==> flow/design.v <==
module add #(parameter width = 32 )
(
    input [width-1:0]a,
    input [width-1:0]b,
    output [width-1:0]c
);
    assign c=a+b;
endmodule
module mux2#(parameter width = 32)
(
    input [width-1:0]a,b,
    input sel,
    output [width-1:0]c
);
assign c = sel==0? a:b;
endmodule
module mux3#(parameter width = 32)
(
    input [width-1:0]a,b,c,
    input [1:0]sel,
    output reg[width-1:0]d
);
always@(*)
begin
    if(sel==2'b00)d=a;
    else if(sel==2'b01)d=b;
    else if(sel==2'b10)d=c;
    else d=0;
end
endmodule
`timescale 1ns / 1ps
module mux4#(parameter width = 32)
(
    input [width-1:0]a,b,c,d,
    input [1:0]sel,
    output reg[width-1:0]e
);
always@(*)
begin
    if(sel==2'b00)e=a;
    else if(sel==2'b01)e=b;
    else if(sel==2'b10)e=c;
    else e=d;
end
endmodule
`timescale 1ns / 1ps
module alu#(parameter WIDTH=32)
(
input [WIDTH-1:0]a,b,
input sel,
output wire[WIDTH-1:0]c,
output zero,
output less
    );
assign c= sel==0? a+b:a-b;
assign zero= c==0? 1:0;  
assign less= c[31]==1? 1:0;
endmodule
`timescale 1ns / 1ps
module Imm
#(parameter 
ADDI=7'b0010011,
ADD=7'b0110011,
SUB=7'b0110011,
AUIPC=7'b0010111,
JAL=7'b1101111,
JALR=7'b1100111,
BEQ=7'b1100011,
BLT=7'b1100011,
LW=7'b0000011,
SW=7'b0100011)
(
input[31:0]in,
output reg[31:0]data
    );
always@(*)
begin
    case(in[6:0])
    ADDI:begin if(~in[31])data={20'b0,in[31:20]};else data={20'b1111_1111_1111_1111_1111,in[31:20]};end
    AUIPC:data={in[31:12],12'b0};
    JAL:begin if(~in[31])data={11'b0,in[31],in[19:12],in[20],in[30:21],1'b0};else data={11'b1111_1111_111,in[31],in[19:12],in[20],in[30:21],1'b0};end
    JALR:begin if(~in[31])data={20'b0,in[31:20]};else data={20'b1111_1111_1111_1111_1111,in[31:20]};end
    BEQ:begin if(~in[31])data={19'b0,in[31],in[7],in[30:25],in[11:8],1'b0};else data={19'b1111_1111_1111_1111_111,in[31],in[7],in[30:25],in[11:8],1'b0};end 
    LW:begin if(~in[31])data={20'b0,in[31:20]};else data={20'b1111_1111_1111_1111_1111,in[31:20]};end
    SW:begin if(~in[31])data={20'b0,in[31:25],in[11:7]};else data={20'b1111_1111_1111_1111_1111,in[31:25],in[11:7]};end
    default:data=32'b0;
    endcase
end
endmodule
`timescale 1ns / 1ps
module control
#(parameter 
ADDI=7'b0010011,
ADD=7'b0110011,
JAL=7'b1101111,
BEQ=7'b1100011,
LW=7'b0000011,
SW=7'b0100011,
JALR=7'b1100111,
AUIPC=7'b0010111
)
(
input hit,
input [31:0]in,
output[31:0]ctrl
    );
reg MemWrite, MemRead, RegWrite;
reg ALUop;  
reg [1:0] RegSrc; 
reg ALUSrc; 
reg jal,beq,blt,jalr,ALUSrc0;
wire [6:0] opcode;
wire [2:0] funct3;
wire [6:0] funct7;
assign opcode=in[6:0];
assign funct3=in[14:12];
assign funct7=in[31:25];
always@(*)
begin
    case(in[6:0])
    ADDI:begin 
    MemWrite <= 0;
    MemRead <= 0; 
    RegWrite <= 1; 
    RegSrc <= 2;
    ALUSrc0 <= 0;
    ALUSrc <= 1;
    ALUop <= 0;
    jal <= 0;
    beq <= 0;
    blt <= 0;
    jalr <= 0;
    end
    ADD:begin 
    MemWrite <= 0;
    MemRead <= 0; 
    RegWrite <= 1; 
    RegSrc <= 2; 
    ALUSrc0 <= 0;
    ALUSrc <= 0;
    ALUop <= funct7==0? 0:1;
    jal <= 0;
    beq <= 0;
    blt <= 0;
    jalr <= 0;
    end
    JAL:begin
    MemWrite <= 0;
    MemRead <= 0;
    RegWrite <= 1;
    RegSrc <= 0; 
    ALUSrc0 <= 0;
    ALUSrc <= 1;
    ALUop <= 0;
    jal <= 1;
    beq <= 0;
    blt <= 0;
    jalr <= 0;
    end
    JALR:begin
    MemWrite <= 0;
    MemRead <= 0;
    RegWrite <= 1;
    RegSrc <= 0; 
    ALUSrc0 <= 0;
    ALUSrc <= 1;
    ALUop <= 0;
    jal <= 0;
    beq <= 0;
    blt <= 0;
    jalr <= 1;
    end
    BEQ:begin
    MemWrite <= 0;
    MemRead <= 0;
    RegWrite <= 0;
    RegSrc <= 0; 
    ALUSrc0 <= 0;
    ALUSrc <= 0;
    ALUop <= 1;
    jal <= 0;
    beq <= funct3==0? 1:0;
    blt <= funct3==0? 0:1;
    jalr <= 0;
    end
    LW:begin
    MemWrite <= 0;
    MemRead <= 1;
    RegWrite <= 1;
    RegSrc <= 1; 
    ALUSrc0 <= 0;
    ALUSrc <= 1;
    ALUop <= 0;
    jal <= 0;
    beq <= 0;
    blt <= 0;
    jalr <= 0;
    end
    SW:begin
    MemWrite <= 1;
    MemRead <= 0;
    RegWrite <= 0;
    RegSrc <= 0; 
    ALUSrc0 <= 0;
    ALUSrc <= 1;
    ALUop <= 0;
    jal <= 0;
    beq <= 0;
    blt <= 0;
    jalr <= 0;
    end
    AUIPC:begin
    MemWrite <= 0;
    MemRead <= 0; 
    RegWrite <= 1; 
    RegSrc <= 2;
    ALUSrc0 <= 1;
    ALUSrc <= 1;
    ALUop <= 0;
    jal <= 0;
    beq <= 0;
    blt <= 0;
    jalr <= 0;
    end
    default:begin 
    MemWrite <= 0;
    MemRead <= 0;
    RegWrite <= 0;
    RegSrc <= 0; 
    ALUSrc0 <= 0;
    ALUSrc <= 0;
    ALUop <= 0;
    jal <= 0;
    beq <= 0;
    blt <= 0;
    jalr <= 0;
    end
    endcase
end
assign ctrl={hit,3'b0,4'b0,4'b0,1'b0,RegWrite,RegSrc,2'b0,MemRead,MemWrite,blt,jalr,jal,beq,2'b0,ALUSrc0,ALUSrc,3'b0,ALUop};
endmodule
module register
#(parameter WIDTH=32)
(
input clk,we,
input [4:0]wa,ra0,ra1,ra2,
input [WIDTH-1:0]wd,
output [WIDTH-1:0]rd0,rd1,rd2
    );
reg [WIDTH-1:0] regfile[0:31];
assign rd0 = (ra0 == 0) ? 0 : ((we == 1) && (wa == ra0)) ? wd : regfile[ra0];
assign rd1 = (ra1 == 0) ? 0 : ((we == 1) && (wa == ra1)) ? wd : regfile[ra1];
assign rd2 = (ra2 == 0) ? 0 : ((we == 1) && (wa == ra2)) ? wd : regfile[ra2];
always@(posedge  clk) 
begin
    if(we && wa != 0) regfile[wa] <= wd;
end
endmodule
`timescale 1ns / 1ps
module SegmentRegister(
input[223:0]in,
input clk,rst,wr,arst,
output[31:0]ctrl,pc,pc4,a,b,ir,imm
    );
reg[223:0]out;
always@(posedge clk, posedge arst)
begin
    if(arst)out<=0;
    else if(rst)out<=0;
    else if(!wr)out<=in;
    else out<=out;
end
assign imm=out[31:0];
assign ir=out[63:32];
assign b=out[95:64];
assign a=out[127:96];
assign pc4=out[159:128];
assign pc=out[191:160];
assign ctrl=out[223:192];
endmodule
`timescale 1ns / 1ps
module PCregister(
input[31:0]a,
input clk,rst,wr,
output [31:0]b
    );
reg[31:0]PC;
always@(posedge clk,posedge rst)
begin
    if(rst)PC<=32'b0000_0000_0000_0000_0011_0000_0000_0000;
    else if(!wr)PC<=a;
end
assign b=PC;
endmodule
`timescale 1ns / 1ps
module Forwarding_Unit(
    input EX_MEM_RegWrite,
    input MEM_WB_RegWrite,
    input [4:0] ID_EX_RegRs1,
    input [4:0] ID_EX_RegRs2,
    input [4:0] EX_MEM_RegRd,
    input [4:0] MEM_WB_RegRd,
    output [1:0]ForwardA,
    output [1:0]ForwardB
    );
reg [1:0]Reg_ForwardA;
reg [1:0]Reg_ForwardB;
always@(*)
begin
    if(EX_MEM_RegWrite && (EX_MEM_RegRd != 0)
      && (EX_MEM_RegRd == ID_EX_RegRs1) )
       Reg_ForwardA <= 1;
    else if(MEM_WB_RegWrite && (MEM_WB_RegRd != 0)
      && (MEM_WB_RegRd == ID_EX_RegRs1)&&~(EX_MEM_RegWrite && (EX_MEM_RegRd!=0)&&(EX_MEM_RegRd==ID_EX_RegRs1)) )
       Reg_ForwardA <= 2;
    else 
       Reg_ForwardA <= 0;
end
always@(*)
begin
     if(EX_MEM_RegWrite && (EX_MEM_RegRd != 0)
      && (EX_MEM_RegRd == ID_EX_RegRs2) )
       Reg_ForwardB <= 1;
     else if(MEM_WB_RegWrite && (MEM_WB_RegRd != 0)
      && (MEM_WB_RegRd == ID_EX_RegRs2)&&~(EX_MEM_RegWrite && (EX_MEM_RegRd!=0)&&(EX_MEM_RegRd==ID_EX_RegRs2)) )
       Reg_ForwardB <= 2;
     else 
       Reg_ForwardB <= 0;
end
assign ForwardA = Reg_ForwardA;
assign ForwardB = Reg_ForwardB;
endmodule
`timescale 1ns / 1ps
module Hazard_Detection_Unit(
    input [4:0] IF_ID_RegRs1,
    input [4:0] IF_ID_RegRs2,
    input [4:0] ID_EX_RegRd,
    input ID_EX_MemRead,
    output reg stop,rst
    );
    always@(*)
    begin
    if(ID_EX_MemRead&&((IF_ID_RegRs1!=0&&IF_ID_RegRs1==ID_EX_RegRd)||(IF_ID_RegRs2!=0&&IF_ID_RegRs2==ID_EX_RegRd)))
    begin
    stop=1'b1;
    rst=1'b1;
    end
    else
    begin
    stop=1'b0;
    rst=1'b0;
    end
    end
endmodule
`timescale 1ns / 1ps
module BHT(
input clk,
input rst,
input [31:0] pc,
input [31:0] brpc_update,
input [31:0] prepc_update,
input is_br_jal,
input really,
output reg [31:0] pcout,
output hit);
reg [1:0] ptr;
reg [31:0] brpc[0:3];
reg [31:0] prepc[0:3];
reg [1:0] state[0:3];
integer i;
assign hit=((pc==brpc[0])&state[0][1])|((pc==brpc[1])&state[1][1])|((pc==brpc[2])&state[2][1])|((pc==brpc[3])&state[3][1]);
always@(*)
begin
   if((pc==brpc[0]) && state[0][1])
      pcout=prepc[0];
   else if((pc==brpc[1]) && state[1][1])
      pcout=prepc[1];
   else if((pc==brpc[2]) && state[2][1])
      pcout=prepc[2];
   else if((pc==brpc[3]) && state[3][1])
      pcout=prepc[3];
   else
      pcout=pc;
end
always@(posedge clk or posedge rst)
begin
   if(rst)
   begin
      ptr<=0;
      for(i=0;i<4;i=i+1)
      begin
         brpc[i]<=0;
         prepc[i]<=0;
         state[i]<=0;
      end
   end
   else if(is_br_jal)
   begin
      if(really)
      begin
         if(brpc_update==brpc[0])
         begin
            case(state[0])
            2'b00:state[0]<=2'b01;
            2'b01:state[0]<=2'b11;
            2'b10:state[0]<=2'b11;
            2'b11:state[0]<=2'b11;
            endcase
         end
         else if(brpc_update==brpc[1])
         begin
            case(state[1])
            2'b00:state[1]<=2'b01;
            2'b01:state[1]<=2'b11;
            2'b10:state[1]<=2'b11;
            2'b11:state[1]<=2'b11;
            endcase
         end
         else if(brpc_update==brpc[2])
         begin
            case(state[2])
            2'b00:state[2]<=2'b01;
            2'b01:state[2]<=2'b11;
            2'b10:state[2]<=2'b11;
            2'b11:state[2]<=2'b11;
            endcase
         end
         else if(brpc_update==brpc[3])
         begin
            case(state[3])
            2'b00:state[3]<=2'b01;
            2'b01:state[3]<=2'b11;
            2'b10:state[3]<=2'b11;
            2'b11:state[3]<=2'b11;
            endcase
         end
         else
         begin
            brpc[ptr]<=brpc_update;
            prepc[ptr]<=prepc_update;
            state[ptr]<=2'b01;
            ptr<=ptr+2'b1;
         end
      end
      else
      begin
         if(brpc_update==brpc[0])
         begin
            case(state[0])
            2'b00:state[0]<=2'b00;
            2'b01:state[0]<=2'b00;
            2'b10:state[0]<=2'b00;
            2'b11:state[0]<=2'b10;
            endcase
         end
         else if(brpc_update==brpc[1])
         begin
            case(state[1])
            2'b00:state[1]<=2'b00;
            2'b01:state[1]<=2'b00;
            2'b10:state[1]<=2'b00;
            2'b11:state[1]<=2'b10;
            endcase
         end
         else if(brpc_update==brpc[2])
         begin
            case(state[2])
            2'b00:state[2]<=2'b00;
            2'b01:state[2]<=2'b00;
            2'b10:state[2]<=2'b00;
            2'b11:state[2]<=2'b10;
            endcase
         end
         else if(brpc_update==brpc[3])
         begin
            case(state[3])
            2'b00:state[3]<=2'b00;
            2'b01:state[3]<=2'b00;
            2'b10:state[3]<=2'b00;
            2'b11:state[3]<=2'b10;
            endcase
         end
      end
   end
end
endmodule
`timescale 1ns / 1ps
module cache(
input clk,
input rst,
input [7:0]cpu_req_addr,
input cpu_req_rw,
input cpu_req_valid,
input [31:0]cpu_data_write,
output reg [31:0]cpu_data_read,
output reg cpu_ready,
output reg [7:0]mem_req_addr,
output reg mem_req_rw,
output reg mem_req_valid,
output reg [127:0]mem_data_write,
input [127:0]mem_data_read,
input mem_ready
);
parameter V = 133;
parameter D = 132;
parameter TagMSB = 131;
parameter TagLSB = 128;
parameter BlockMSB = 127;
parameter BlockLSB = 0 ;
parameter IDLE=0;
parameter CompareTag=1;
parameter Allocate=2;
parameter WriteBack=3;
parameter RST=4;
reg [133:0] cache_data[0:3];            
reg [2:0]state,next_state;
wire hit;
wire [1:0]cpu_req_index;
wire [3:0]cpu_req_tag;
wire [1:0]cpu_req_offset;
assign cpu_req_offset=cpu_req_addr[1:0];
assign cpu_req_index=cpu_req_addr[3:2];
assign cpu_req_tag=cpu_req_addr[7:4];
integer i;
always@(posedge clk,posedge rst)
if(rst)
begin
    state<=RST;
end
else
    state<=next_state;
always@(*)
case(state)
    RST:next_state=IDLE;
    IDLE:if(cpu_req_valid)
            next_state=CompareTag;
         else
            next_state=IDLE;
    CompareTag:if(hit)
                   next_state=IDLE;
               else if(cache_data[cpu_req_index][V:D]==2'b11)                
                   next_state=WriteBack;
               else 
                   next_state=Allocate;
    Allocate:if(mem_ready)
                   next_state=CompareTag;
             else
                   next_state=Allocate;
    WriteBack:if(mem_ready)
                   next_state=Allocate;
              else
                   next_state=WriteBack;
      default:next_state=IDLE;
endcase
assign hit = cache_data[cpu_req_index][V]&(cache_data[cpu_req_index][TagMSB:TagLSB]==cpu_req_tag)? 1:0;
always@(posedge clk,posedge rst)
if(rst)
begin
    cpu_ready<=1'b0;
    mem_req_valid<=1'b0;
end
else if(state==RST)
    ;
else if(state==IDLE)
    begin
    cpu_ready<=1'b0;
    mem_req_valid<=1'b0;
    end
else if(state==CompareTag)
    cpu_ready<=hit;
else if(state==Allocate)
    mem_req_valid<=~mem_ready;
else if(state==WriteBack)
    mem_req_valid<=~mem_ready;
else
begin
    cpu_ready<=1'b0;
    mem_req_valid<=1'b0;
end
always@(posedge clk)
if(state==RST)
    for(i=0;i<4;i=i+1)
        cache_data[i]<=0; 
else if(state==CompareTag)
    if(hit)
        if(cpu_req_rw==1'b0)               
        begin
            cpu_data_read<=cache_data[cpu_req_index][cpu_req_offset*32 +:32];
        end
        else                                
        begin
            cache_data[cpu_req_index][cpu_req_offset*32 +:32]=cpu_data_write;
            cache_data[cpu_req_index][D]=1'b1;
        end
    else
        ;
else if(state==Allocate)                  
    if(!mem_ready)
    begin
        mem_req_addr<={cpu_req_addr[7:2],2'b00};
        mem_req_rw<=1'b0;
    end
    else
    begin
        cache_data[cpu_req_index][BlockMSB:BlockLSB]<=mem_data_read;
        cache_data[cpu_req_index][V:D]<=2'b10;
        cache_data[cpu_req_index][TagMSB:TagLSB]<=cpu_req_tag;
    end
else if(state==WriteBack)                           
    if(!mem_ready)
    begin
        mem_req_addr<={cache_data[cpu_req_index][TagMSB:TagLSB],cpu_req_index,2'b00};
        mem_req_rw<=1'b1;
        mem_data_write<=cache_data[cpu_req_index][BlockMSB:BlockLSB];
    end
endmodule
`timescale 1ns / 1ps
module MMU
#(
parameter WriteMiss=0,
parameter WriteHit=1,
parameter ReadHit=2,
parameter ReadMiss=3,
parameter WriteDirtyMiss=4,
parameter ReadDirtyMiss=5
)
(
input [7:0]a,
input [31:0]d,
input clk,
input we,
output [31:0]spo,
input re,
output stop,
input rst,
output [7:0]mem_req_addr,
output mem_req_rw,
output mem_req_valid,
output [127:0]mem_data_write,
input [127:0]mem_data_read,
input mem_ready
    );
wire [31:0]cpu_data_read;
wire cpu_ready;
wire cpu_req_valid;
assign spo = cpu_data_read;
assign cpu_req_valid = (re|we)&~cpu_ready;
assign stop = ~cpu_ready&(re|we);
cache cache(.clk(clk),
.rst(rst),
.cpu_req_addr(a),
.cpu_req_rw(we),
.cpu_req_valid(cpu_req_valid),
.cpu_data_write(d),
.cpu_data_read(cpu_data_read),
.cpu_ready(cpu_ready),
.mem_req_addr(mem_req_addr),
.mem_req_rw(mem_req_rw),
.mem_req_valid(mem_req_valid),
.mem_data_write(mem_data_write),
.mem_data_read(mem_data_read),
.mem_ready(mem_ready));
endmodule
`timescale 1ns / 1ps
module  cpu_pl (
  input clk,
  input rst,
  output [7:0] imem_addr,
  input [31:0] imem_data,
  output [7:0] mem_req_addr,
  output mem_req_rw,
  output mem_req_valid,
  output [127:0] mem_data_write,
  input [127:0] mem_data_read,
  input mem_ready,
  output [7:0] io_addr,
  output [31:0] io_dout,
  output io_we,
  input [31:0] io_din
);
wire [31:0] pc, pcd, ir, pcin, pce, a, b, imm, ctrl, y, bm, ctrlm, yw, mdr, ctrlw;
wire [4:0] rd, rdm, rdw;
wire wait_stop; 
wire [31:0]hit_nouse0,nouse1,nouse2,nouse3,nouse4,nouse5,nouse6;
wire [31:0]ir0,pc4;
wire [31:0]pcsrc; 
reg [1:0]pcsel;
wire stop,rst_IF_ID;
wire[31:0]pc4d;
wire [31:0]brpc_update,prepc_update,pcout,pcin0,pc_error0,pc_error1,pc_jalr;
wire is_br_jal;
wire really,hit;
BHT BHT_jump(clk,rst,pc,brpc_update,prepc_update,is_br_jal,really,pcout,hit);
assign brpc_update = pce;
assign prepc_update = pcsrc;
assign is_br_jal = ctrl[8]|ctrl[9]|ctrl[11];
mux2 pcmux(pc4,pcout,hit,pcin0);
mux4 pcmux1(pcin0,pc_error0,pc_error1,pc_jalr,pcsel,pcin);
PCregister PC(pcin,clk,rst,stop|wait_stop,pc);
add pcadd(pc,32'b0100,pc4);
assign imem_addr = pc[9:2];
assign ir0 = imem_data;
SegmentRegister IF_ID({hit,31'b0,pc,pc4,32'b0,32'b0,ir0,32'b0},clk,rst_IF_ID,stop|wait_stop,rst,hit_nouse0,pcd,pc4d,nouse1,nouse2,ir,nouse3);
wire RegWrite,rst_ID_EX,rst_ID_EX0,rst_ID_EX1;
wire [31:0]wd,rd1,rd2,immd,ctrld,pc4e,ire;
wire [31:0]rs2_or_imm,alunum1,alunum2,aluresult,irm,irw,rs1_or_pc;
wire [31:0]rf_nouse;
register registerfile(clk,RegWrite,rdw,5'b0,ir[19:15],ir[24:20],wd,rf_nouse,rd1,rd2);
Imm Immnumber(ir,immd);
control Control(hit_nouse0[31],ir,ctrld);
SegmentRegister ID_EX(wait_stop ? {ctrl,pce,pc4e,alunum1,alunum2,ire,imm} : {ctrld,pcd,pc4d,rd1,rd2,ir,immd},
    clk,rst_ID_EX,1'b0,rst,ctrl,pce,pc4e,a,b,ire,imm);
assign rd=ire[11:7];
Hazard_Detection_Unit Hazard_Detection(ir[19:15],ir[24:20],ire[11:7],ctrl[13],stop,rst_ID_EX0);
wire [1:0]afwd,bfwd;
wire zero,less;
wire [31:0]pc4m;
wire jalr;
mux2 rd2_imm(alunum2,imm,ctrl[4],rs2_or_imm);
add addar(pce,imm,pcsrc);
mux3 fwda(a,y,wd,afwd,alunum1);
mux3 fwdb(b,y,wd,bfwd,alunum2);
mux2 rs1_pc(alunum1,pce,ctrl[5],rs1_or_pc);
Forwarding_Unit forwarding_unit(ctrlm[18],ctrlw[18],ire[19:15],ire[24:20],irm[11:7],irw[11:7],afwd,bfwd);
alu ALU(rs1_or_pc,rs2_or_imm,ctrl[0],aluresult,zero,less);
assign rst_ID_EX1 = ((really&~ctrl[31])|(~really&ctrl[31])|jalr);
assign rst_ID_EX = (rst_ID_EX0|rst_ID_EX1)&(~wait_stop);
assign rst_IF_ID = ((really&~ctrl[31])|(~really&ctrl[31])|jalr)&(~wait_stop);
assign jalr = ctrl[10];
assign pc_jalr = aluresult;
assign pc_error0 = pc4e;
assign pc_error1 = pcsrc;
always@(*)
begin
    if(jalr)
    pcsel<=2'b11;
    else if(~really&ctrl[31])
    pcsel<= 2'b01;
    else if(really&~ctrl[31])
    pcsel <= 2'b10;
    else
    pcsel <= 2'b00;
end
assign really = (zero&ctrl[8])|ctrl[9]|(ctrl[11]&less);
SegmentRegister EX_MEM({ctrl,32'b0,pc4e,aluresult,alunum2,ire,32'b0},clk,1'b0,wait_stop,rst,ctrlm,nouse4,pc4m,y,bm,irm,nouse5);
assign rdm=irm[11:7];
wire [31:0]lw_data,pc4w,bmw;
wire mem_write;
assign mem_write=ctrlm[12]&~y[10];
MMU Dmmu(.a(y[9:2]),.d(bm),.clk(clk),.we(mem_write),.spo(lw_data),.re(ctrlm[13]&~y[10]),.stop(wait_stop),.rst(rst),
    .mem_req_addr(mem_req_addr),.mem_req_rw(mem_req_rw),.mem_req_valid(mem_req_valid),
    .mem_data_write(mem_data_write),.mem_data_read(mem_data_read),.mem_ready(mem_ready));
SegmentRegister MEM_WB({ctrlm,bm,pc4m,lw_data,y,irm,32'b0},clk,wait_stop,1'b0,rst,ctrlw,bmw,pc4w,mdr,yw,irw,nouse6);
assign rdw=irw[11:7];
wire [31:0]wrdata;
mux2 mdr_or_io(mdr,io_din,yw[10],wrdata);
mux3 rfwd(pc4w,wrdata,yw,ctrlw[17:16],wd);
assign RegWrite=ctrlw[18];
assign io_addr=yw[7:0];
assign io_dout=bmw;
assign io_we=yw[10]&ctrlw[12];
endmodule
==> flow/run.sh <==
#!/bin/bash
# the make line also repeats each setting of config.mk as NAME=value (left out here)
make -C /OpenROAD-flow-scripts/flow DESIGN_CONFIG=/design/flow/config.mk WORK_HOME=/design/flow/orfs CLKGATE_MAP_FILE= finish
==> flow/config.mk <==
export PLATFORM = sky130hd
export DESIGN_NAME = cpu_pl
export DESIGN_NICKNAME = cpu_pl
export VERILOG_FILES = /design/flow/design.v
export SDC_FILE = /design/flow/constraint.sdc
export NUM_CORES = 4
export LEC_CHECK = 0
export CAP_MARGIN = 20
export CORE_MARGIN = 2
export CORE_UTILIZATION = 72
export CTS_CLUSTER_DIAMETER = 337
export SLEW_MARGIN = 20
export TNS_END_PERCENT = 10
==> flow/constraint.sdc <==
create_clock -name core_clock -period 5.18 [get_ports {clk}]
set_input_delay 1.0360 -clock core_clock [delete_from_list [all_inputs] [get_ports {clk}]]
set_output_delay 1.0360 -clock core_clock [all_outputs]
set_load 0.01 [all_outputs]
==> results of run 1 <==
timing repair:
item                                    CTS
endpoints found under the setup margin  723
buffers inserted                         60
resized                                 331
cloned                                   15
pin swaps                               122
layer usage:
metal  global-route usage  GRT overflow
met2                 1.02          3689
met1                0.925          2604
met4                0.839          1558
met3                0.800          1833
met5                0.665           249
metrics by stage:
stage          total power [mW]  setup TNS, ns  cell area [um2]
2_1_floorplan              40.3       -7591.81           122000
3_3_place_gp               53.7       -1727.09           133000
3_5_place_dp               54.8       -1860.18           133000
4_1_cts                    76.0       -1201.79           144000
==> Changelog: implementation, run 1 <==
### Metrics

- Synth Area in Simple Gates: 0.0780
- Synthesized area: 122000 um2
- Failed at: global routing (5_1_grt)
- Comb area leader: multiplexers
- AO/OA Area Share: 0.111
- Root buffer cell: clkbuf_16
- Synth cell count leaders: edfxtp_1, nand2_1, dfrtp_1, o21ai_0, mux4_2
- # rows: around 150
- Yosys top cell by instances: edfxtp_1
- Floorplan core density: 0.722
- Syn Inst Count: approximately 9700
- Dpl ws: -3.54 ns
- Yosys Instances: between 9000 and 10000
- Top cell area share: 0.293
- IO Port Bufs: roughly 380
- Yosys synthesis warning count: 16
- Post-synth mux share: 0.193
- Total GRT Usage: 0.906
- Status: stopped before the end
- YS chip area: about 120000 um2
- Yosys xor share: 0.0281
- CTS Buffer Depth: 4
- Number of enable flip-flop cells: roughly 1200
- Final HPWL DP: 330000 um
- GP Congestion: approximately 1.1
- Synth area leader: edfxtp_1
- Synth Seq Share: 0.551
- Placed cell count: 12300
- IO Pins: approximately 380
- Syn avg cell area: approximately 13 um2
- Grt ovf: between 9000 and 10000
- Main area contributors: edfxtp_1, dfrtp_1, mux4_2
- Cell Type Count: around 99
- Num CTS Buffers: 276
- Die Y: 416 um
- Adder Share, Synth: 0.00792
- Main flop type: edfxtp_1
- Core outline area: around 170000 um2
- H-tree levels: 5
- Ys async rst share: 0.324
- TritonCTS Sinks: 2554
- Yosys reg bits: about 2600
- Error msg: [ERROR GRT-0116] Global routing finished with congestion. Check the congestion regions in the DRC Viewer.
- Post-CTS Hold Fix Bufs: 0
- Die Wd: just over 400 um
- DIE AREA: between 150000 and 200000 um2
==> inputs of run 2 (changes only) <==
- ABC_AREA: unset -> 1
- CAP_MARGIN: 20 -> 40
- CELL_PAD_IN_SITES_DETAIL_PLACEMENT: unset -> 2
- CORE_UTILIZATION: 72 -> 36
- CTS_CLUSTER_DIAMETER: 337 -> unset
- CTS_CLUSTER_SIZE: unset -> 99
- GPL_ROUTABILITY_DRIVEN: unset -> 0
- GPL_TIMING_DRIVEN: unset -> 1
- PLACE_DENSITY: unset -> 0.7
- SLEW_MARGIN: 20 -> 0
- TNS_END_PERCENT: 10 -> unset
- clock period: 5.18 -> 9.56 ns (I/O delays scaled with it)
==> run 2 against run 1 <==
  * Die area increased by 110%
  * Synthesized cell count rose by 62%
  * The flow again stops in global routing (5_1_grt)
  * Area after synthesis rose by 6.9%
==> Changelog: implementation, run 2 <==
### Metrics

- H-tree levels: 5
- Dpl ws: -3.64 ns
- Yosys synthesis warning count: 16
- TritonCTS Sinks: roughly 2600
- Yosys Instances: about 16000
- Error msg: [ERROR GRT-0116] Global routing finished with congestion. Check the congestion regions in the DRC Viewer.
- DIE AREA: around 370000 um2
- Synth Area in Simple Gates: 0.128
- Post-synth mux share: 0
- Adder Share, Synth: 0.00741
- CTS Buffer Depth: 4
- Failed at: global routing (5_1_grt)
- Synth Seq Share: 0.515
- Final HPWL DP: around 760000 um
- Top cell area share: 0.274
- Root buffer cell: clkbuf_16
- Num CTS Buffers: approximately 290
- # rows: 220
- Synthesized area: 130000 um2
- Synth area leader: edfxtp_1
- Status: stopped before the end
- YS chip area: 130000 um2
- Number of enable flip-flop cells: between 1000 and 1500
- Die Wd: between 600 and 700 um
- Syn Inst Count: 15700
- Synth cell count leaders: o21ai_0, nand2_1, a21oi_1, inv_1, nor2_1
- Placed cell count: 20000
- DP Area: about 140000 um2
- AO/OA Area Share: 0.249
- Main area contributors: edfxtp_1, dfrtp_1, o21ai_0
- Yosys top cell by instances: o21ai_0
- Cell Type Count: 73
- IO Port Bufs: between 300 and 400
- Yosys xor share: 0.0144
- Floorplan core density: 0.362
- Yosys reg bits: between 2000 and 3000
- Comb area leader: AND-OR/OR-AND gates
- IO Pins: 382
- Ys async rst share: 0.324
- Total GRT Usage: 0.908
- Main flop type: edfxtp_1
- Core outline area: ~360000 um2
- Syn avg cell area: slightly above 8 um2
- Die Y: 606 um
- Grt ovf: between 15000 and 20000
## run 2: metal layers
metal | GRT overflow | GRT usage
met3 | 1569 | 0.826
met4 | 3671 | 0.899
met2 | 9996 | 1.04
met5 | 177 | 0.739
met1 | 1718 | 0.872
## run 2: what timing repair did
item,4_1_cts
gates cloned,4
hold buffers,0
gates resized,308
pin swaps,51
setup buffers,36
endpoints found under the setup margin,578
==> inputs of run 3 (changes only) <==
- ABC_AREA: 1 -> unset
- CAP_MARGIN: 40 -> 20
- CELL_PAD_IN_SITES_DETAIL_PLACEMENT: 2 -> unset
- CORE_UTILIZATION: 36 -> 61
- CTS_CLUSTER_SIZE: 99 -> 55
- GPL_ROUTABILITY_DRIVEN: 0 -> unset
- GPL_TIMING_DRIVEN: 1 -> unset
- PLACE_DENSITY: 0.7 -> unset
- SETUP_SLACK_MARGIN: unset -> 1.34
- SLEW_MARGIN: 0 -> 20
- clock period: 9.56 -> 5.13 ns (I/O delays scaled with it)
==> run 3 against run 2 <==
  * Now fails the layout checks on capacitance limit, slew limit, setup timing
  * Synthesized cell count decreased by 38%
  * Area after synthesis decreased by 6.4%
  * Die area decreased by 45%
==> Changelog: implementation, run 3 <==
### Physical design

- Leakage power figure: approximately 55 nW
- Yosys xor share: 0.0281
- PD cells: about 530 nW/um2
- Power, Total: between 70 and 80 mW
- YS chip area: ~120000 um2
- ANT nets after route: 0
- Core outline area: between 150000 and 200000 um2
- Yosys top cell by instances: edfxtp_1
- First-pass GRT wire length: 669000 um
- Endpoints failing setup: 690
- Vias in the first global route: roughly 94000
- Min-Delay Path Class: reg -> reg
- Yosys synthesis warning count: 16
- Reg2Reg Depth: 38
- DRT Pass-1 Iters: 8
- Vias after detailed routing: around 95000
- CTS tree: yes
- Main area contributors: edfxtp_1, dfrtp_1, mux4_2
- Utilization after layout: 0.736
- Switching power total: ~30 mW
- WL/cell: ~35 um
- Pwr top: combinational cells
- Flop area: 67200 um2
- RSZ-0062 raised after global routing: yes
- Cell Type Count: between 90 and 100
- Main flop type: edfxtp_1
- H-tree levels: 5
- Final Critical Period: 7.43 ns
- Grt ovf: 0
- Root buffer cell: clkbuf_16
- Synth Area in Simple Gates: 0.0780
- Status: complete, but fails checks
- Log Warnings: 60
- Floorplan core density: 0.612
- Vias per cell: 7.07
- Slowest CP cell: dfrtp_1
- Slowest cell delay on critical path: 0.42 ns
- Residual DRC: 0
- Reg-to-reg slack, setup: -2.30 ns
- Post-route setup slack: -2.30 ns
- Adder Share, Synth: 0.00792
- Top cell area share: 0.293
- Sw Share: 0.380
- Reg2reg end: PC.PC[6]
- TritonCTS Sinks: about 2600
- P_comb: about 31 mW
- Cycle use final: 1.45
- Clock latency on the worst-skew pair: ~0.96 ns
- Post-synth mux share: 0.193
- Yosys Instances: about 9700
- Comb area: roughly 53000 um2
- Synth cell count leaders: edfxtp_1, nand2_1, dfrtp_1, o21ai_0, mux4_2
- Seq. pwr: 27.2 mW
- Combinational Power Share: 0.394
- Pin count of the biggest net entering global routing: between 200 and 300
- Hold path endpoint: MEM_WB.out[153]
- IO Port Bufs: about 380
- Synth-to-Final Area Change: 20.3%
- Number of enable flip-flop cells: roughly 1200
- Fill cells: approximately 13000
- Max-Cap Viols: 1
- Crit path launch type: register
- Syn Inst Count: 9677
- Total GRT Usage: 0.458
- Least-Margin Pin Slew: 1.76 ns
- Die Y: 451 um
- Sequential Power Share: 0.346
- Comb area leader: multiplexers
- AO/OA Area Share: 0.111
- Die Wd: 451 um
- IO Pins: around 380
- Worst Setup SP: MEM_WB.out[43]
- Yosys reg bits: 2554
- Final wirelength: about 480000 um
- Num CTS Buffers: ~290
- Worst endpoint required time: approximately 5.9 ns
- Crit path max-delay family: AND-OR/OR-AND gates
- Max VDD drop: 0.475 mV
- Antenna violations before repair: approximately 60
- Ys async rst share: 0.324
- CTS Buffer Depth: 4
- DIE AREA: a little over 200000 um2
- # rows: around 160
- Endpoint type of the worst setup path: register
- Worst hold stages: 1
- Worst setup path end: PC.PC[6]
- Cell mode on critical path: buf_4
- Power share of the clock group: 0.259
- Synth Seq Share: 0.551
- CP Max Fanout: 5
- 1st-iter DRT viols: around 15000
- RR Startpoint: MEM_WB.out[43]
- Final net count: about 11000
- GP Congestion: 1.06
- Synthesized area: ~120000 um2
- Fmax: roughly 0.13 GHz
- Final HPWL DP: about 310000 um
- Setup_tns: -1186.96 ns
- Syn avg cell area: roughly 13 um2
- Failed layout checks: capacitance limit, slew limit, setup timing
- Slew Limit Fails: 6
- CP Depth: 38
- Synth area leader: edfxtp_1
- Worst-path clk slew: around 0.070 ns
- Clock group total power: slightly above 20 mW
- Arr. time, crit path: 8.24 ns
- Final Skew: around 0.085 ns
- Rel. slew slack: -0.184
- Setup CP Type: reg -> reg
- Final Hold Fails: 0
- Worst Path Buf+Inv: 12
- P_int: 48.6 mW
- Hold path startpoint: EX_MEM.out[153]
## run 3: routing by layer
metal  track usage  vias up  part of all wire
met5             0        -           0.00033
met4         0.319       24             0.088
met3         0.129     1824              0.13
met2         0.681     8007              0.44
met1         0.585    47500              0.34
li1              -    38100                 -
## run 3: area by class of cell
type,count,area share
multi-input combinational,6260,0.361
tap,2656,0.0226
timing repair buffer,1407,0.0932
clock buffer,385,0.0547
clock inverter,108,0.00706
antenna,40,0.000682
sequential,2554,0.458
inverter,88,0.00233
## run 3: through the flow
| step | hold WS, ns | instances | worst slack [ns] | area (um2) |
|---|---|---|---|---|
| 2_1_floorplan | 0.423 | 9711 | -7.25 | 123000 |
| 3_3_place_gp | 0.433 | 12800 | -2.86 | 134000 |
| 3_5_place_dp | 0.438 | 12800 | -2.89 | 134000 |
| 4_1_cts | 0.447 | 13400 | -2.13 | 145000 |
| 5_1_grt | 0.467 | 13500 | -2.52 | 147000 |
| 6_report | 0.440 | 13500 | -2.30 | 147000 |
## run 3: timing repair
item,CTS,global route
pin swaps,61,120
hold buffers,0,0
endpoints found under the setup margin,1178,1181
cloned,19,28
setup buffers,51,37
resized,159,255
==> inputs of run 4 (changes only) <==
- CELL_PAD_IN_SITES_GLOBAL_PLACEMENT: unset -> 1
- CORE_UTILIZATION: 61 -> 31
- CTS_CLUSTER_SIZE: 55 -> 71
- GPL_ROUTABILITY_DRIVEN: unset -> 1
- GPL_TIMING_DRIVEN: unset -> 1
- PLACE_DENSITY_LB_ADDON: unset -> 0.15
- SETUP_SLACK_MARGIN: 1.34 -> 0.01
- clock period: 5.13 -> 6.18 ns (I/O delays scaled with it)
==> run 4 against run 3 <==
  * Fails layout checks on setup timing
  * Sequential share of layout area shrank 0.63 points
  * Utilization shrank 36 points
  * Register-to-register slack gained 1.2 ns
  * Clock-buffer cell count grew 55
  * First-iteration DRC count shrank 32%
  * Clock power shrank about 10%
  * Fmax grew 2.3%
  * Hold slack gained 0.0062 ns
  * Critical path type unchanged
  * Largest cell class unchanged
==> Changelog: implementation, run 4 <==
### Physical design

- Die Wd: around 630 um
- Synth area leader: edfxtp_1
- Hold path endpoint: MEM_WB.out[123]
- Crit path launch type: register
- Dpl ws: -2.33 ns
- Crit path max-delay family: simple AND/OR/NAND/NOR gates
- Min-Delay Path Class: reg -> reg
- Grt ovf: 0
- Num CTS Buffers: between 300 and 400
- Non-filler instance count after layout: ~16000
- Flop area: roughly 67000 um2
- Max VDD drop: around 0.37 mV
- ANT nets after route: 0
- DIE AREA: approximately 400000 um2
- P_comb: between 20 and 30 mW
- Worst setup path end: PC.PC[8]
- Synthesized area: ~120000 um2
- Yosys Instances: between 9000 and 10000
- CP Depth: 32
- Comb area leader: multiplexers
- # rows: around 230
- CTS Buffer Depth: 4
- Power share of the clock group: 0.276
- Met3 Use GR: 0.0412
- Max-Cap Viols: 0
- Final wirelength: between 500000 and 600000 um
- IO Pins: about 380
- Slowest CP cell: or4_4
- Fill cells: around 37000
- Switching power total: 25.8 mW
- Synth Seq Share: 0.551
- Slew Limit Fails: 0
- RSZ-0062 raised after global routing: yes
- Combinational Power Share: 0.382
- Least-Margin Pin Slew: approximately 1.2 ns
- IO Port Bufs: between 300 and 400
- Antenna violations before repair: roughly 100
- P_int: between 40 and 50 mW
- Rel. slew slack: 0.182
- Setup CP Type: reg -> reg
- Floorplan core density: 0.311
- Clock latency on the worst-skew pair: 0.94 ns
- Main area contributors: edfxtp_1, dfrtp_1, mux4_2
- Vias in the first global route: between 80000 and 90000
- Syn avg cell area: approximately 13 um2
- H-tree levels: 5
- Status: complete, but fails checks
- Yosys synthesis warning count: 16
- Post-route setup slack: -1.08 ns
- Hold path startpoint: Dmmu.cache.cpu_data_read[27]
- Synth-to-Final Area Change: 22.0%
- Worst-path clk slew: 0.06 ns
- RR Startpoint: EX_MEM.out[43]
- Power, Total: between 60 and 70 mW
- Leakage power figure: 54.7 nW
- Final HPWL DP: ~360000 um
- Main flop type: edfxtp_1
- First-pass GRT wire length: between 700000 and 800000 um
- CTS tree: yes
- AO/OA Area Share: 0.111
- PD cells: roughly 450 nW/um2
- Log Warnings: ~61
- Pin count of the biggest net entering global routing: ~210
- Reg2reg end: PC.PC[8]
- Cycle use final: 1.18
- Yosys top cell by instances: edfxtp_1
- Synth cell count leaders: edfxtp_1, nand2_1, dfrtp_1, o21ai_0, mux4_2
- Endpoints failing setup: 578
- Root buffer cell: clkbuf_16
- Worst endpoint required time: roughly 7 ns
- Global-route met2 utilization: 0.408
- Sequential Power Share: 0.343
- Final Hold Fails: 0
- Worst Path Buf+Inv: 4
- 1st-iter DRT viols: between 10000 and 15000
- Final net count: about 11000
- Syn Inst Count: ~9700
- Failed layout checks: setup timing
- CP Max Fanout: 10
- Placed cell count: ~15000
- DRT Pass-1 Iters: 7
- Ys async rst share: 0.324
- Adder Share, Synth: 0.00792
- Met1 Use GR: 0.364
- Endpoint type of the worst setup path: register
- Clock group total power: 18.3 mW
- GP Congestion: between 0.9 and 1
- YS chip area: 122000 um2
- Number of enable flip-flop cells: 1191
- Final Skew: between 0.03 and 0.04 ns
- Seq. pwr: between 20 and 25 mW
- Reg2Reg Depth: 32
- Yosys xor share: 0.0281
- Core outline area: roughly 400000 um2
- Arr. time, crit path: between 8 and 9 ns
- Sw Share: 0.388
- Post-synth mux share: 0.193
- Slowest cell delay on critical path: 0.56 ns
- Vias per cell: between 5 and 6
- TritonCTS Sinks: roughly 2600
- Top cell area share: 0.293
- Setup_tns: -451.75 ns
- Total GRT Usage: 0.262
- Comb area: around 52000 um2
- Reg-to-reg slack, setup: -1.08 ns
- Vias after detailed routing: 90200
- Residual DRC: 0
- Synth Area in Simple Gates: 0.0780
- Final Critical Period: between 7 and 8 ns
- Die Y: 631 um
- Pwr top: combinational cells
- Worst hold stages: 1
- Yosys reg bits: 2554
- WL/cell: roughly 33 um
- Cell Type Count: ~99
- Worst Setup SP: EX_MEM.out[43]
- Fmax: 0.138 GHz
- Most used routing layer: met2
==> run 4: cell type report <==
| class | count | share of cell area |
|---|---|---|
| sequential | 2554 | 0.452 |
| multi-input combinational | 6258 | 0.353 |
| timing repair buffer | 1284 | 0.0816 |
| clock buffer | 440 | 0.0587 |
| tap | 5220 | 0.0439 |
| clock inverter | 112 | 0.00806 |
| inverter | 88 | 0.00226 |
| antenna | 42 | 0.000706 |
==> run 4: per-stage QoR <==
step | utilization | hold slack (ns) | instance area, um2
2_1_floorplan | - | 0.423 | 123000
3_3_place_gp | 0.349 | 0.433 | 137000
3_5_place_dp | 0.349 | 0.433 | 137000
4_1_cts | 0.377 | 0.447 | 148000
5_1_grt | 0.379 | 0.461 | 149000
6_report | 0.379 | 0.446 | 149000
==> run 4: metal layers <==
layer  up-vias  share of wire
met3       841          0.067
met4         8          0.046
li1      38000              -
met1     47700           0.43
met2      3727           0.45
met5         -       0.000097
==> run 4: what timing repair did <==
| action | 4_1_cts | 5_1_grt |
|---|---|---|
| hold buffers | 0 | 0 |
| gates cloned | 14 | 2 |
| endpoints found under the hold margin | 0 | 0 |
| setup endpoints to repair | 579 | 579 |
| pin swaps | 41 | 16 |
| resized | 111 | 82 |
| buffers inserted | 41 | 30 |
==> inputs of run 5 (changes only) <==
- CELL_PAD_IN_SITES_GLOBAL_PLACEMENT: 1 -> unset
- CORE_UTILIZATION: 31 -> 70
- CTS_CLUSTER_SIZE: 71 -> 41
- GPL_ROUTABILITY_DRIVEN: 1 -> unset
- GPL_TIMING_DRIVEN: 1 -> unset
- PLACE_DENSITY_LB_ADDON: 0.15 -> unset
- SETUP_SLACK_MARGIN: 0.01 -> unset
- clock period: 6.18 -> 6.24 ns (I/O delays scaled with it)
==> run 5 against run 4 <==
  * The run now fails in global routing (5_1_grt)
  * Synthesized cell count did not move
  * Die area fell by 55%
  * Area after synthesis did not move
==> Changelog: implementation, run 5 <==
### Metrics

- Die Y: between 400 and 500 um
- GP Congestion: 1.07
- Synth Area in Simple Gates: 0.0780
- Main flop type: edfxtp_1
- DIE AREA: roughly 180000 um2
- Comb area leader: multiplexers
- CTS Buffer Depth: 4
- Ys async rst share: 0.324
- Die Wd: roughly 420 um
- IO Port Bufs: around 380
- TritonCTS Sinks: ~2600
- AO/OA Area Share: 0.111
- Top cell area share: 0.293
- Adder Share, Synth: 0.00792
- Synthesized area: approximately 120000 um2
- Error msg: [ERROR GRT-0116] Global routing finished with congestion. Check the congestion regions in the DRC Viewer.
- Total GRT Usage: 0.870
- Yosys reg bits: 2554
- Num CTS Buffers: roughly 270
- Grt ovf: roughly 7600
- H-tree levels: 5
- Core outline area: 173000 um2
- Status: stopped before the end
- Syn Inst Count: about 9700
- Yosys xor share: 0.0281
- IO Pins: roughly 380
- # rows: between 150 and 200
- Yosys top cell by instances: edfxtp_1
- Synth Seq Share: 0.551
- Synth area leader: edfxtp_1
- Failed at: global routing (5_1_grt)
- Floorplan core density: 0.703
- Yosys synthesis warning count: 16
- Number of enable flip-flop cells: roughly 1200
- Synth cell count leaders: edfxtp_1, nand2_1, dfrtp_1, o21ai_0, mux4_2
- DP Area: around 130000 um2
- Final HPWL DP: 343000 um
- Main area contributors: edfxtp_1, dfrtp_1, mux4_2
- Cell Type Count: around 99
- Placed cell count: ~12000
- Root buffer cell: clkbuf_16
- Post-synth mux share: 0.193
- YS chip area: between 100000 and 150000 um2
- Syn avg cell area: around 13 um2
- Yosys Instances: between 9000 and 10000
[run 5: repair_timing]
item                       CTS
setup buffers               38
pin swaps                   78
hold buffers                 0
gates cloned                 8
setup endpoints to repair  580
resized                    154
[run 5: per-layer routing]
layer,GRT usage,overflow
met5,0.516,127
met4,0.790,920
met3,0.755,1429
met2,0.990,2302
met1,0.909,2835
[run 5: per-stage QoR]
stage	worst slack (ns)	hold WS [ns]
2_1_floorplan	-6.36	0.423
3_5_place_dp	-2.21	0.440
3_3_place_gp	-2.21	0.432
4_1_cts	-1.10	0.452
==> inputs of run 6 (changes only) <==
- CORE_UTILIZATION: 70 -> 55
- CTS_CLUSTER_SIZE: 41 -> unset
- clock period: 6.24 -> 5.35 ns (I/O delays scaled with it)
==> run 6 against run 5 <==
  * The layout now fails its checks (setup timing)
  * Area after synthesis did not move
  * Synthesized cell count stayed put
  * Die area up 27%
==> Changelog: implementation, run 6 <==
### Physical design

- Status: complete, but fails checks
- Failed layout checks: setup timing
- Ys async rst share: 0.324
- Switching power total: around 28 mW
- Yosys synthesis warning count: 16
- Syn avg cell area: around 13 um2
- CTS tree: yes
- 1st-iter DRT viols: about 13000
- Crit path max-delay family: simple AND/OR/NAND/NOR gates
- Cycle use final: 1.39
- Worst endpoint required time: 6.20 ns
- Vias in the first global route: around 90000
- Adder Share, Synth: 0.00792
- P_comb: roughly 29 mW
- Leakage power figure: 55.8 nW
- Syn Inst Count: 9677
- Yosys top cell by instances: edfxtp_1
- Total GRT Usage: 0.408
- Core outline area: approximately 220000 um2
- Main flop type: edfxtp_1
- Synth area leader: edfxtp_1
- Post-synth mux share: 0.193
- Placed cell count: 13200
- Setup CP Type: reg -> reg
- CP Depth: 32
- Seq. pwr: roughly 26 mW
- Sw Share: 0.380
- Least-Margin Pin Slew: approximately 1.4 ns
- Worst Path Buf+Inv: 7
- Main area contributors: edfxtp_1, dfrtp_1, mux4_2
- Rel. slew slack: 0.0780
- Pin count of the biggest net entering global routing: approximately 190
- Reg2Reg Depth: 32
- Comb area leader: multiplexers
- Vias per cell: 6.76
- Fmax: 0.135 GHz
- Slowest cell delay on critical path: between 0.5 and 0.6 ns
- Combinational Power Share: 0.392
- Reg2reg end: PC.PC[27]
- IO Pins: 382
- PD cells: between 500 and 600 nW/um2
- Hold path endpoint: MEM_WB.out[97]
- Residual DRC: 0
- Max-Cap Viols: 0
- Hold path startpoint: Dmmu.cache.cpu_data_read[1]
- Endpoints failing setup: 588
- RR Startpoint: MEM_WB.out[43]
- Final Skew: 0.0865 ns
- Synthesized area: around 120000 um2
- H-tree levels: 5
- YS chip area: 122000 um2
- TritonCTS Sinks: ~2600
- Grt ovf: 0
- Synth cell count leaders: edfxtp_1, nand2_1, dfrtp_1, o21ai_0, mux4_2
- CP Max Fanout: 6
- Final wirelength: approximately 480000 um
- P_int: ~46 mW
- WL/cell: 34.6 um
- Num CTS Buffers: 289
- Floorplan core density: 0.554
- Log Warnings: 62
- Antenna violations before repair: around 45
- Top cell area share: 0.293
- IO Port Bufs: approximately 380
- Die Wd: 475 um
- Arr. time, crit path: ~8.3 ns
- DIE AREA: ~230000 um2
- Pwr top: combinational cells
- CTS Buffer Depth: 4
- Utilization after layout: 0.671
- Slowest CP cell: or4_4
- Synth Area in Simple Gates: 0.0780
- GP Congestion: ~1
- Final Hold Fails: 0
- Worst Setup SP: MEM_WB.out[43]
- Synth-to-Final Area Change: 21.2%
- Final net count: about 11000
- Max VDD drop: approximately 0.4 mV
- Yosys reg bits: ~2600
- Slew Limit Fails: 0
- RSZ-0062 raised after global routing: yes
- Die Y: 475 um
- Power, Total: between 70 and 80 mW
- Post-CTS Hold Fix Bufs: 0
- Post-route setup slack: -2.07 ns
- Worst hold stages: 1
- Clock group total power: 19.4 mW
- Worst-path clk slew: about 0.060 ns
- Min-Delay Path Class: reg -> reg
- ANT nets after route: 0
- Yosys xor share: 0.0281
- Synth Seq Share: 0.551
- AO/OA Area Share: 0.111
- Clock latency on the worst-skew pair: 0.96 ns
- First-pass GRT wire length: between 600000 and 700000 um
- Number of enable flip-flop cells: 1191
- Endpoint type of the worst setup path: register
- Vias after detailed routing: slightly above 90000
- Sequential Power Share: 0.349
- Min Hold Slack: around 0.43 ns
- Crit path launch type: register
- Final Critical Period: 7.42 ns
- Power share of the clock group: 0.259
- Cell Type Count: 99
- Root buffer cell: clkbuf_16
- Worst setup path end: PC.PC[27]
- Yosys Instances: 9677
- Non-filler instance count after layout: around 14000
- Final HPWL DP: ~320000 um
- # rows: about 170
- Reg-to-reg slack, setup: -2.07 ns
- DRT Pass-1 Iters: 6
## run 6: layer usage
| metal | wire length, um | global-route usage | up-vias |
|---|---|---|---|
| met4 | 35100 | 0.221 | 28 |
| met3 | 57200 | 0.110 | 1405 |
| met5 | 197 | 0 | - |
| met1 | 175000 | 0.551 | 47300 |
| met2 | 211000 | 0.605 | 6434 |
| li1 | - | - | 38200 |
## run 6: repair_timing
| action | 4_1_cts | 5_1_grt |
|---|---|---|
| endpoints found under the hold margin | 0 | 0 |
| buffers inserted | 27 | 39 |
| endpoints found under the setup margin | 594 | 595 |
| gates resized | 87 | 434 |
| pin swaps | 40 | 149 |
| gates cloned | 7 | 58 |
## run 6: cell type report
class                           count  area (um2)
Clock inverter                     96         877
Inverter                           88         339
Antenna cell                       22        55.1
Fill cell                       16100       72300
Timing Repair Buffer             1444       14200
Multi-Input combinational cell   6262       53300
Sequential cell                  2554       67200
Tap cell                         2958        3700
Clock buffer                      402        8150
## run 6: metrics by stage
stage | area, um2 | setup TNS (ns) | worst slack [ns]
floorplan | 123000 | -6564.13 | -7.08
global placement | 135000 | -1478.26 | -2.92
detailed placement | 135000 | -1477.17 | -2.88
CTS | 145000 | -988.14 | -2.06
global route | 148000 | -1182.19 | -2.31
finish | 148000 | -1062.91 | -2.07
==> inputs of run 7 (changes only) <==
- CORE_UTILIZATION: 55 -> 11
- clock period: 5.35 -> 11.3 ns (I/O delays scaled with it)
==> run 7 against run 6 <==
  * Now clean on timing, DRC and antenna
  * Clock skew increased by 0.010 ns
  * Power is 56% lower
  * Global-route usage fell by 32 points
  * Hold slack lost 0.0054 ns
  * Area after synthesis stayed put
  * Non-clock buffer count down 824
  * Critical path type is now in -> reg
  * Largest cell class unchanged
  * Largest power group is now registers
==> Changelog: implementation, run 7 <==
### Physical design

- CP Depth: 29
- Syn Inst Count: ~9700
- YS chip area: about 120000 um2
- Synth-to-Final Area Change: 25.0%
- Top cell area share: 0.293
- Max-Cap Viols: 0
- Synth area leader: edfxtp_1
- CP Max Fanout: 12
- Hold path endpoint: MEM_WB.out[146]
- First-pass GRT wire length: 689000 um
- RR Startpoint: MEM_WB.out[42]
- Clock group total power: approximately 8.9 mW
- Final Critical Period: ~10 ns
- Final HPWL DP: ~340000 um
- Arr. time, crit path: 10.90 ns
- P_int: about 20 mW
- Post_cts resized: 0
- Fill cells: around 120k
- H-tree levels: 5
- Synthesized area: ~120000 um2
- Core outline area: roughly 1100000 um2
- Worst Setup SP: io_din[4]
- Grt ovf: 0
- Worst-path clk slew: 0.06 ns
- Yosys reg bits: between 2000 and 3000
- Slowest cell delay on critical path: between 0.8 and 0.9 ns
- Worst Path Buf+Inv: 4
- Rel. slew slack: 0.185
- Setup CP Type: in -> reg
- IO Port Bufs: between 300 and 400
- Die Wd: 1060 um
- Yosys synthesis warning count: 16
- Yosys Instances: a little under 10000
- IO Pins: 382
- Worst setup path end: PC.PC[2]
- 1st-iter DRT viols: 12600
- Synth Seq Share: 0.551
- Crit path max-delay family: AND-OR/OR-AND gates
- Pwr top: registers
- Least-Margin Pin Slew: approximately 1.2 ns
- Pin count of the biggest net entering global routing: 261
- # rows: 386
- Endpoint type of the worst setup path: register
- Clock latency on the worst-skew pair: 1.00 ns
- Floorplan core density: 0.110
- Min-Delay Path Class: reg -> reg
- Synth cell count leaders: edfxtp_1, nand2_1, dfrtp_1, o21ai_0, mux4_2
- Main area contributors: edfxtp_1, dfrtp_1, mux4_2
- Seq. pwr: 12.6 mW
- CTS Buffer Depth: 4
- WL/cell: between 20 and 25 um
- Ys async rst share: 0.324
- Yosys top cell by instances: edfxtp_1
- Post-CTS Setup Bufs: 0
- Log Warnings: about 80
- Slew Limit Fails: 0
- P_comb: between 10 and 15 mW
- Worst endpoint required time: 12.14 ns
- DRT Pass-1 Iters: 8
- Max VDD drop: 0.180 mV
- Worst hold stages: 1
- Slowest CP cell: nor2b_1
- Final Hold Fails: 0
- Cycle use final: 0.891
- Combinational Power Share: 0.340
- Switching power total: ~13 mW
- PD cells: between 200 and 250 nW/um2
- Yosys xor share: 0.0281
- Post-route setup slack: 1.24 ns
- Die Y: between 1000 and 1500 um
- Vias per cell: 3.59
- Endpoints failing setup: 0
- AO/OA Area Share: 0.111
- Fmax: about 0.099 GHz
- Vias after detailed routing: around 89000
- Final Skew: between 0.09 and 0.1 ns
- Antenna violations before repair: ~110
- Total GRT Usage: 0.0850
- Post-route cell area: ~150000 um2
- DP Area: between 100000 and 150000 um2
- Dpl ws: about 0.61 ns
- Sw Share: 0.386
- Reg2reg end: PC.PC[2]
- Power share of the clock group: 0.273
- Num CTS Buffers: 269
- Hold path startpoint: EX_MEM.out[146]
- Synth Area in Simple Gates: 0.0780
- Vias in the first global route: 86300
- ANT nets after route: 0
- Final wirelength: approximately 500000 um
- Final net count: ~10000
- Leakage power figure: approximately 50 nW
- Crit path launch type: input port
- CTS tree: yes
- Utilization after layout: 0.138
- Adder Share, Synth: 0.00792
- Comb area leader: multiplexers
- Post-CTS Hold Fix Bufs: 0
- Syn avg cell area: 12.6 um2
- Sequential Power Share: 0.386
- Residual DRC: 0
- DIE AREA: between 1000000 and 1500000 um2
- Reg-to-reg slack, setup: 1.67 ns
- GP Congestion: about 0.9
- Main flop type: edfxtp_1
- Status: finished clean
- TritonCTS Sinks: between 2000 and 3000
- RSZ-0062 raised after global routing: no
- Reg2Reg Depth: 32
- Cell Type Count: 99
- Post-synth mux share: 0.193
- Root buffer cell: clkbuf_16
- Number of enable flip-flop cells: ~1200
run 7: metal layers:
metal	vias to the layer above	wire, um	global-route usage
met2	5579	226000	0.132
met5	-	230	0
met3	1251	53300	0.0220
met4	38	30600	0.0479
met1	45600	191000	0.107
li1	36500	-	-
run 7: cell type report:
type	count	area, um2	area share
tap	14700	18400	0.121
multi-input combinational	6256	51600	0.338
timing repair buffer	620	6000	0.0394
clock inverter	95	936	0.00614
sequential	2554	67300	0.441
inverter	88	337	0.00221
clock buffer	378	7660	0.0503
antenna	97	243	0.00159
run 7: through the flow:
step	total power, mW	TNS [ns]	hold slack (ns)	std cells
floorplan	18.5	-1908.34	0.423	9711
global placement	23.5	0	0.430	24300
detailed placement	23.6	0	0.436	24300
CTS	32.5	0	0.434	24700
global route	33.7	0	0.467	24800
finish	32.7	0	0.430	24800
==> inputs of run 8 (changes only) <==
- CORE_UTILIZATION: 11 -> 72
- CTS_CLUSTER_DIAMETER: unset -> 98
- CTS_CLUSTER_SIZE: unset -> 34
- PLACE_DENSITY_LB_ADDON: unset -> 0.03
- SETUP_SLACK_MARGIN: unset -> 2.23
- clock period: 11.3 -> 7.67 ns (I/O delays scaled with it)
==> run 8 against run 7 <==
  * The run now fails in global routing (5_1_grt)
  * Area after synthesis unchanged
  * Synthesized cell count stayed put
  * Die area decreased by 85%
==> Changelog: implementation, run 8 <==
### Metrics

- Number of enable flip-flop cells: roughly 1200
- GP Congestion: roughly 1.0
- Failed at: global routing (5_1_grt)
- Yosys reg bits: roughly 2600
- Die Y: 416 um
- Comb area leader: multiplexers
- Yosys synthesis warning count: 16
- YS chip area: between 100000 and 150000 um2
- Yosys xor share: 0.0281
- H-tree levels: 3
- Syn Inst Count: 9677
- DIE AREA: approximately 170000 um2
- Error msg: [ERROR GRT-0116] Global routing finished with congestion. Check the congestion regions in the DRC Viewer.
- Post-CTS Hold Fix Bufs: 0
- Adder Share, Synth: 0.00792
- Final HPWL DP: 342000 um
- Yosys Instances: between 9000 and 10000
- IO Pins: about 380
- Syn avg cell area: roughly 13 um2
- Synth Seq Share: 0.551
- Ys async rst share: 0.324
- Post-synth mux share: 0.193
- AO/OA Area Share: 0.111
- Top cell area share: 0.293
- Synthesized area: roughly 120000 um2
- CTS Buffer Depth: 3
- Dpl ws: -0.894 ns
- Die Wd: approximately 420 um
- Yosys top cell by instances: edfxtp_1
- Synth Area in Simple Gates: 0.0780
- Floorplan core density: 0.722
- Cell Type Count: around 99
- IO Port Bufs: 379
- Total GRT Usage: 0.833
- # rows: about 150
- Status: stopped before the end
- Main flop type: edfxtp_1
- Root buffer cell: clkbuf_16
- Grt ovf: between 3000 and 4000
- Synth area leader: edfxtp_1
- Core outline area: roughly 170000 um2
- Num CTS Buffers: between 80 and 90
- TritonCTS Sinks: approximately 2600
- Main area contributors: edfxtp_1, dfrtp_1, mux4_2
- Synth cell count leaders: edfxtp_1, nand2_1, dfrtp_1, o21ai_0, mux4_2
==> run 8: per-layer routing <==
| metal | global-route usage | GRT overflow |
|---|---|---|
| met1 | 0.854 | 933 |
| met2 | 0.963 | 1539 |
| met3 | 0.718 | 584 |
| met4 | 0.763 | 756 |
| met5 | 0.510 | 72 |
==> run 8: repair_timing <==
item,4_1_cts
endpoints found under the hold margin,0
pin swaps,46
setup buffers,43
gates resized,122
cloned,9
endpoints found under the setup margin,860
==> run 8: metrics by stage <==
stage           TNS, ns  instance area, um2  cells  power, mW
2_1_floorplan  -4307.18              123000   9711       27.4
3_3_place_gp    -312.93              131000  12100       36.0
3_5_place_dp    -357.41              131000  12100       36.8
4_1_cts               0              135000  12300       43.5
==> inputs of run 9 (changes only) <==
- CTS_CLUSTER_DIAMETER: 98 -> 364
- CTS_CLUSTER_SIZE: 34 -> 98
- PLACE_DENSITY_LB_ADDON: 0.03 -> unset
- SETUP_SLACK_MARGIN: 2.23 -> unset
- clock period: 7.67 -> 5.35 ns (I/O delays scaled with it)
==> run 9 against run 8 <==
  * The run again fails in global routing (5_1_grt)
  * Die area unchanged
  * Area after synthesis did not move
  * Synthesized cell count did not move
==> Changelog: implementation, run 9 <==
### Metrics

- Yosys synthesis warning count: 16
- Total GRT Usage: 0.815
- Die Y: 416 um
- Cell Type Count: roughly 100
- Post-synth mux share: 0.193
- DP Area: 133000 um2
- CTS Buffer Depth: 3
- DIE AREA: between 150000 and 200000 um2
- Synth cell count leaders: edfxtp_1, nand2_1, dfrtp_1, o21ai_0, mux4_2
- AO/OA Area Share: 0.111
- Floorplan core density: 0.722
- Yosys Instances: 9677
- Core outline area: about 170000 um2
- Synthesized area: 122000 um2
- Synth Seq Share: 0.551
- Top cell area share: 0.293
- Failed at: global routing (5_1_grt)
- Main flop type: edfxtp_1
- Synth Area in Simple Gates: 0.0780
- # rows: 151
- Placed cell count: ~12000
- Syn avg cell area: 12.6 um2
- Root buffer cell: clkbuf_16
- YS chip area: ~120000 um2
- Synth area leader: edfxtp_1
- Adder Share, Synth: 0.00792
- Comb area leader: multiplexers
- Yosys reg bits: about 2600
- Number of enable flip-flop cells: ~1200
- Error msg: [ERROR GRT-0116] Global routing finished with congestion. Check the congestion regions in the DRC Viewer.
- Num CTS Buffers: 30
- Grt ovf: 1803
- Yosys xor share: 0.0281
- Syn Inst Count: 9677
- Yosys top cell by instances: edfxtp_1
- IO Port Bufs: between 300 and 400
- Main area contributors: edfxtp_1, dfrtp_1, mux4_2
- IO Pins: between 300 and 400
- Final HPWL DP: ~380000 um
- Status: stopped before the end
- H-tree levels: 1
- TritonCTS Sinks: 2554
- Die Wd: about 420 um
- GP Congestion: around 1.1
- Ys async rst share: 0.324
## run 9: through the flow
stage / setup TNS, ns / setup WS (ns) / total power, mW
2_1_floorplan: -6564.13 / -7.08 / 39.3
3_3_place_gp: -1471.90 / -2.77 / 52.6
3_5_place_dp: -1592.13 / -2.85 / 54.2
4_1_cts: -1117.85 / -2.01 / 60.9
## run 9: what timing repair did
action,CTS
gates resized,113
pin swaps,49
gates cloned,11
hold buffers,0
setup endpoints to repair,1051
buffers inserted,42
## run 9: routing by layer
metal / track usage / GRT overflow
met5: 0.429 / 26
met4: 0.775 / 520
met3: 0.674 / 194
met2: 0.955 / 848
met1: 0.839 / 215
==> inputs of run 10 (changes only) <==
- CORE_UTILIZATION: 72 -> 65
- CTS_CLUSTER_DIAMETER: 364 -> unset
- CTS_CLUSTER_SIZE: 98 -> 42
- SETUP_SLACK_MARGIN: unset -> 0.24
- clock period: 5.35 -> 6.52 ns (I/O delays scaled with it)
==> run 10 against run 9 <==
  * Area after synthesis unchanged
  * Die area is 11% higher
  * Now fails the layout checks on setup timing
  * Synthesized cell count stayed put
==> Changelog: implementation, run 10 <==
### Physical design

- Worst Setup SP: ID_EX.out[52]
- Worst-path clk slew: about 0.07 ns
- Max VDD drop: roughly 0.42 mV
- Grt ovf: 0
- Vias per cell: 7.36
- Fmax: 0.134 GHz
- DR WL met2: roughly 210000 um
- Final HPWL DP: about 290000 um
- Worst Path Buf+Inv: 5
- # rows: ~160
- Slowest cell delay on critical path: 0.41 ns
- Main flop type: edfxtp_1
- P_int: 37.2 mW
- TritonCTS Sinks: 2554
- Yosys xor share: 0.0281
- Log Warnings: about 64
- WL/cell: 36.3 um
- Die Y: around 440 um
- Final wirelength: ~470000 um
- First-pass GRT wire length: 667000 um
- Die Wd: roughly 440 um
- Hold path endpoint: MEM_WB.out[100]
- Leakage power figure: approximately 53 nW
- ANT nets after route: 0
- Root buffer cell: clkbuf_16
- Reg2reg end: PC.PC[7]
- Crit path max-delay family: simple AND/OR/NAND/NOR gates
- Setup CP Type: reg -> reg
- Endpoints failing setup: approximately 570
- AO/OA Area Share: 0.111
- Cell Type Count: slightly below 100
- CTS tree: yes
- Non-filler instance count after layout: between 10000 and 15000
- Switching power total: ~23 mW
- Vias after detailed routing: 96100
- Vias in the first global route: roughly 94000
- Cycle use final: 1.14
- Post-synth mux share: 0.193
- DIE AREA: approximately 190000 um2
- Final net count: 10600
- PD cells: around 420 nW/um2
- Number of enable flip-flop cells: 1191
- H-tree levels: 5
- Synth Seq Share: 0.551
- IO Pins: about 380
- Clock latency on the worst-skew pair: a little under 1 ns
- Failed layout checks: setup timing
- Clock group total power: about 16 mW
- CP Depth: 32
- Utilization after layout: 0.763
- RR Startpoint: ID_EX.out[52]
- Seq. pwr: roughly 22 mW
- Syn Inst Count: around 9700
- YS chip area: 122000 um2
- Comb area: 52300 um2
- Power share of the clock group: 0.259
- Max-Cap Viols: 0
- Sw Share: 0.385
- Cell mode on critical path: buf_4
- Hold path startpoint: Dmmu.cache.cpu_data_read[4]
- Worst endpoint required time: between 7 and 8 ns
- Synth Area in Simple Gates: 0.0780
- Residual DRC: 0
- Yosys reg bits: approximately 2600
- DRT Pass-1 Iters: 9
- Worst hold stages: 1
- RSZ-0062 raised after global routing: yes
- Met3 routed wirelength: about 69000 um
- Slew Limit Fails: 0
- Core outline area: between 150000 and 200000 um2
- Yosys Instances: a little under 10000
- Post-route cell area: about 140000 um2
- 1st-iter DRT viols: ~17000
- Comb area leader: multiplexers
- Main area contributors: edfxtp_1, dfrtp_1, mux4_2
- Synth-to-Final Area Change: 17.1%
- Arr. time, crit path: just over 8 ns
- Synth area leader: edfxtp_1
- Combinational Power Share: 0.384
- Worst setup path end: PC.PC[7]
- Flop area: approximately 67000 um2
- Pwr top: combinational cells
- Pin count of the biggest net entering global routing: between 200 and 250
- Placed cell count: between 10000 and 15000
- P_comb: 23.2 mW
- Endpoint type of the worst setup path: register
- Post-route setup slack: -0.938 ns
- WL met1: 154000 um
- IO Port Bufs: between 300 and 400
- Fill cells: roughly 11000
- Total GRT Usage: 0.487
- Yosys top cell by instances: edfxtp_1
- Floorplan core density: 0.652
- Antenna violations before repair: ~65
- DP Area: 132000 um2
- CTS Buffer Depth: 4
- Reg-to-reg slack, setup: -0.94 ns
- Final Critical Period: 7.46 ns
- Syn avg cell area: between 10 and 15 um2
- CP Max Fanout: 7
- Status: complete, but fails checks
-- run 10: repair_timing --
item,CTS,global route
pin swaps,46,44
endpoints found under the setup margin,579,579
hold buffers,0,0
gates cloned,4,17
setup buffers,24,26
resized,85,128
-- run 10: per-layer routing --
layer,GRT usage,up-vias
met3,0.155,2249
met2,0.716,8869
met5,0,-
met1,0.615,47300
met4,0.351,48
li1,-,37600
-- run 10: area by class of cell --
| cell class | instances | share of cell area |
|---|---|---|
| Sequential cell | 2554 | 0.471 |
| Timing Repair Buffer | 1152 | 0.0770 |
| Tap cell | 2495 | 0.0219 |
| Inverter | 88 | 0.00237 |
| Clock inverter | 107 | 0.00704 |
| Clock buffer | 364 | 0.0540 |
| Antenna cell | 38 | 0.000666 |
| Multi-Input combinational cell | 6258 | 0.366 |
-- run 10: stage by stage --
| step | TNS (ns) | setup WS (ns) | hold WS (ns) | total power [mW] |
|---|---|---|---|---|
| final | -374.51 | -0.938 | 0.442 | 60.5 |
| after global routing | -459.78 | -1.10 | 0.464 | 61.6 |
| after CTS | -270.83 | -0.773 | 0.448 | 58.9 |
| after detailed placement | -787.98 | -1.68 | 0.435 | 43.1 |
| after global placement | -777.81 | -1.64 | 0.431 | 42.7 |
| after floorplan | -5180.28 | -6.14 | 0.423 | 32.3 |
Power and IR drop assume default switching activity.
